==> inputs of umber <==
==> flow/design.v <==
module adder16_7 (
    input [5:0] alufn,
    input [15:0] a,
    input [15:0] b,
    output reg [15:0] out,
    output reg z,
    output reg n,
    output reg v
  );
  reg [15:0] sum;
  reg [15:0] xb;
  always @* begin
    xb = b ^ {5'h10{alufn[0+0-:1]}};
    case (alufn[0+1-:2])
      2'h0: begin
        sum = a + b;
      end
      2'h1: begin
        sum = a - b;
      end
      2'h2: begin
        sum = a * b;
      end
      2'h3: begin
        sum = xb + 1'h1;
      end
      default: begin
        sum = a - b;
      end
    endcase
    v = (a[15+0-:1] & xb[15+0-:1] & ~sum[15+0-:1]) | (~a[15+0-:1] & ~xb[15+0-:1] & sum[15+0-:1]);
    n = sum[15+0-:1];
    z = (~|sum);
    out = sum;
  end
endmodule
module boolean16_9 (
    input [5:0] alufn,
    input [15:0] a,
    input [15:0] b,
    output reg [15:0] out
  );
  always @* begin
    case (alufn[0+3-:4])
      4'h8: begin
        out = a & b;
      end
      4'he: begin
        out = a | b;
      end
      4'h6: begin
        out = a ^ b;
      end
      4'ha: begin
        out = a;
      end
      default: begin
        out = 16'h0000;
      end
    endcase
  end
endmodule
module compare16_10 (
    input [5:0] alufn,
    input z,
    input v,
    input n,
    output reg [15:0] out
  );
  always @* begin
    case (alufn[1+1-:2])
      2'h1: begin
        out = z;
      end
      2'h2: begin
        out = n ^ v;
      end
      2'h3: begin
        out = z | (n ^ v);
      end
      default: begin
        out = 1'h0;
      end
    endcase
  end
endmodule
module shifter16_8 (
    input [15:0] a,
    input [15:0] b,
    input [5:0] alufn,
    output reg [15:0] out
  );
  always @* begin
    case (alufn[0+1-:2])
      2'h0: begin
        out = a <<< b[0+4-:5];
      end
      2'h1: begin
        out = a >>> b[0+4-:5];
      end
      2'h3: begin
        out = $signed(a) >>> b[0+4-:5];
      end
      default: begin
        out = 1'h0;
      end
    endcase
  end
endmodule
module alu_3 (
    input [5:0] alufn,
    input [15:0] a,
    input [15:0] b,
    output reg [15:0] alu_output
  );
  wire [16-1:0] M_add_out;
  wire [1-1:0] M_add_z;
  wire [1-1:0] M_add_n;
  wire [1-1:0] M_add_v;
  reg [6-1:0] M_add_alufn;
  reg [16-1:0] M_add_a;
  reg [16-1:0] M_add_b;
  adder16_7 add (
    .alufn(M_add_alufn),
    .a(M_add_a),
    .b(M_add_b),
    .out(M_add_out),
    .z(M_add_z),
    .n(M_add_n),
    .v(M_add_v)
  );
  wire [16-1:0] M_shift_out;
  reg [16-1:0] M_shift_a;
  reg [16-1:0] M_shift_b;
  reg [6-1:0] M_shift_alufn;
  shifter16_8 shift (
    .a(M_shift_a),
    .b(M_shift_b),
    .alufn(M_shift_alufn),
    .out(M_shift_out)
  );
  wire [16-1:0] M_bool_out;
  reg [6-1:0] M_bool_alufn;
  reg [16-1:0] M_bool_a;
  reg [16-1:0] M_bool_b;
  boolean16_9 bool (
    .alufn(M_bool_alufn),
    .a(M_bool_a),
    .b(M_bool_b),
    .out(M_bool_out)
  );
  wire [16-1:0] M_comp_out;
  reg [6-1:0] M_comp_alufn;
  reg [1-1:0] M_comp_z;
  reg [1-1:0] M_comp_v;
  reg [1-1:0] M_comp_n;
  compare16_10 comp (
    .alufn(M_comp_alufn),
    .z(M_comp_z),
    .v(M_comp_v),
    .n(M_comp_n),
    .out(M_comp_out)
  );
  always @* begin
    M_add_a = a;
    M_add_b = b;
    M_add_alufn = alufn;
    if (alufn[5:4] == 2'h3) begin
      M_add_alufn[1:0] = 2'h1;
    end
    M_comp_v = M_add_v;
    M_comp_n = M_add_n;
    M_comp_z = M_add_z;
    M_comp_alufn = alufn;
    M_bool_a = a;
    M_bool_b = b;
    M_bool_alufn = alufn;
    M_shift_a = a;
    M_shift_b = b;
    M_shift_alufn = alufn;
    case (alufn[4+1-:2])
      2'h0: begin
        alu_output = M_add_out;
      end
      2'h1: begin
        alu_output = M_bool_out;
      end
      2'h2: begin
        alu_output = M_shift_out;
      end
      2'h3: begin
        alu_output = M_comp_out;
      end
      default: begin
        alu_output = 16'h0000;
      end
    endcase
  end
endmodule
module alu16_top (
    input clk,
    input [5:0] alufn,
    input [15:0] a,
    input [15:0] b,
    output reg [15:0] y
  );
  reg [5:0] alufn_q;
  reg [15:0] a_q;
  reg [15:0] b_q;
  wire [15:0] alu_out;
  alu_3 alu (
    .alufn(alufn_q),
    .a(a_q),
    .b(b_q),
    .alu_output(alu_out)
  );
  always @(posedge clk) begin
    alufn_q <= alufn;
    a_q <= a;
    b_q <= b;
    y <= alu_out;
  end
endmodule
==> flow/run.sh <==
#!/bin/bash
# the make line also repeats each setting of config.mk as NAME=value (left out here)
make -C /OpenROAD-flow-scripts/flow DESIGN_CONFIG=/design/flow/config.mk WORK_HOME=/design/flow/orfs CLKGATE_MAP_FILE= finish
==> flow/config.mk <==
export PLATFORM = sky130hd
export DESIGN_NAME = alu16_top
export DESIGN_NICKNAME = alu16_top
export VERILOG_FILES = /design/flow/design.v
export SDC_FILE = /design/flow/constraint.sdc
export NUM_CORES = 4
export LEC_CHECK = 0
export CAP_MARGIN = 20
export CORE_MARGIN = 2
export CORE_UTILIZATION = 40
export CTS_CLUSTER_DIAMETER = 377
export CTS_CLUSTER_SIZE = 100
export SLEW_MARGIN = 20
export TNS_END_PERCENT = 10
==> flow/constraint.sdc <==
create_clock -name core_clock -period 6.5 [get_ports {clk}]
set_input_delay 1.3000 -clock core_clock [delete_from_list [all_inputs] [get_ports {clk}]]
set_output_delay 1.3000 -clock core_clock [all_outputs]
set_load 0.01 [all_outputs]
==> xenon: changes against umber <==
==> flow/config.mk (replaced) <==
export PLATFORM = sky130hd
export DESIGN_NAME = alu16_top
export DESIGN_NICKNAME = alu16_top
export VERILOG_FILES = /design/flow/design.v
export SDC_FILE = /design/flow/constraint.sdc
export NUM_CORES = 4
export LEC_CHECK = 0
export ABC_AREA = 1
export CAP_MARGIN = 20
export CORE_ASPECT_RATIO = 0.92
export CORE_MARGIN = 2
export CORE_UTILIZATION = 72
export GPL_ROUTABILITY_DRIVEN = 0
export HOLD_SLACK_MARGIN = 0.3
export SLEW_MARGIN = 20
==> flow/constraint.sdc (replaced) <==
create_clock -name core_clock -period 2.0 [get_ports {clk}]
set_input_delay 0.4000 -clock core_clock [delete_from_list [all_inputs] [get_ports {clk}]]
set_output_delay 0.4000 -clock core_clock [all_outputs]
set_load 0.01 [all_outputs]
==> yarrow: changes against umber <==
--- a/flow/config.mk
+++ b/flow/config.mk
@@ -7,8 +7,7 @@
 export LEC_CHECK = 0
 export CAP_MARGIN = 20
 export CORE_MARGIN = 2
-export CORE_UTILIZATION = 40
-export CTS_CLUSTER_DIAMETER = 377
-export CTS_CLUSTER_SIZE = 100
+export CORE_UTILIZATION = 71
+export PLACE_DENSITY_LB_ADDON = 0.27
 export SLEW_MARGIN = 20
-export TNS_END_PERCENT = 10
+export TNS_END_PERCENT = 5
==> flow/constraint.sdc (replaced) <==
create_clock -name core_clock -period 5.31 [get_ports {clk}]
set_input_delay 1.0620 -clock core_clock [delete_from_list [all_inputs] [get_ports {clk}]]
set_output_delay 1.0620 -clock core_clock [all_outputs]
set_load 0.01 [all_outputs]
==> harbor: changes against umber <==
--- a/flow/config.mk
+++ b/flow/config.mk
@@ -7,8 +7,6 @@
 export LEC_CHECK = 0
 export CAP_MARGIN = 20
 export CORE_MARGIN = 2
-export CORE_UTILIZATION = 40
-export CTS_CLUSTER_DIAMETER = 377
-export CTS_CLUSTER_SIZE = 100
+export CORE_UTILIZATION = 72
+export PLACE_DENSITY_LB_ADDON = 0.27
 export SLEW_MARGIN = 20
-export TNS_END_PERCENT = 10
==> flow/constraint.sdc (replaced) <==
create_clock -name core_clock -period 5.77 [get_ports {clk}]
set_input_delay 1.1540 -clock core_clock [delete_from_list [all_inputs] [get_ports {clk}]]
set_output_delay 1.1540 -clock core_clock [all_outputs]
set_load 0.01 [all_outputs]
==> comparison <==
harbor never finished: it broke off in global routing. umber finished with timing, DRC and antenna clean. yarrow did not get past global routing (GRT-0116). xenon failed in clock tree synthesis.
In yarrow the die size is lower than in xenon, by about 7%.
Against xenon, the area after synthesis of umber is smaller by 8.2%.
Of xenon and umber, xenon has the higher synthesized cell count (gap 26%, measured against umber).
==> figures <==
metric	umber	xenon	harbor	yarrow
Status	no timing/DRC/antenna violations	did not finish	did not finish	did not finish
Last stage reached	-	clock tree synthesis	global routing	global routing
Post-Synthesis Cells	1172	1482	1172	1172
Syn Std Cell Area	9030 µm²	9830 µm²	9030 µm²	9030 µm²
Clock buffer count from CTS	5	-	5	5
Net Count, Synth	1390	1700	1390	1390
Cell with the most instances after synthesis	inv_1	nand2_1	inv_1	inv_1
Cell Count Post-Placement	1489	1926	1425	1454
Part of the Yosys area used for sequential elements	12.0%	11.0%	12.0%	12.0%
Ao+oa area frac	19.7%	13.9%	19.7%	19.7%
Adder-cell area share of the yosys netlist	31.5%	29.0%	31.5%	31.5%
DP Area	10000 µm²	12700 µm²	10200 µm²	10500 µm²
Average instance area after synthesis	7.71 µm²	6.64 µm²	7.71 µm²	7.71 µm²
Chip area	23800 µm²	14600 µm²	13500 µm²	13600 µm²
Buffer count from post-CTS setup fixing	0	-	7	10
Yosys cell count	1172	1482	1172	1172
Area share of xor/xnor cells in the synthesized design	7.43%	4.41%	7.43%	7.43%
Area inside the core boundary	22000 µm²	13200 µm²	12100 µm²	12500 µm²
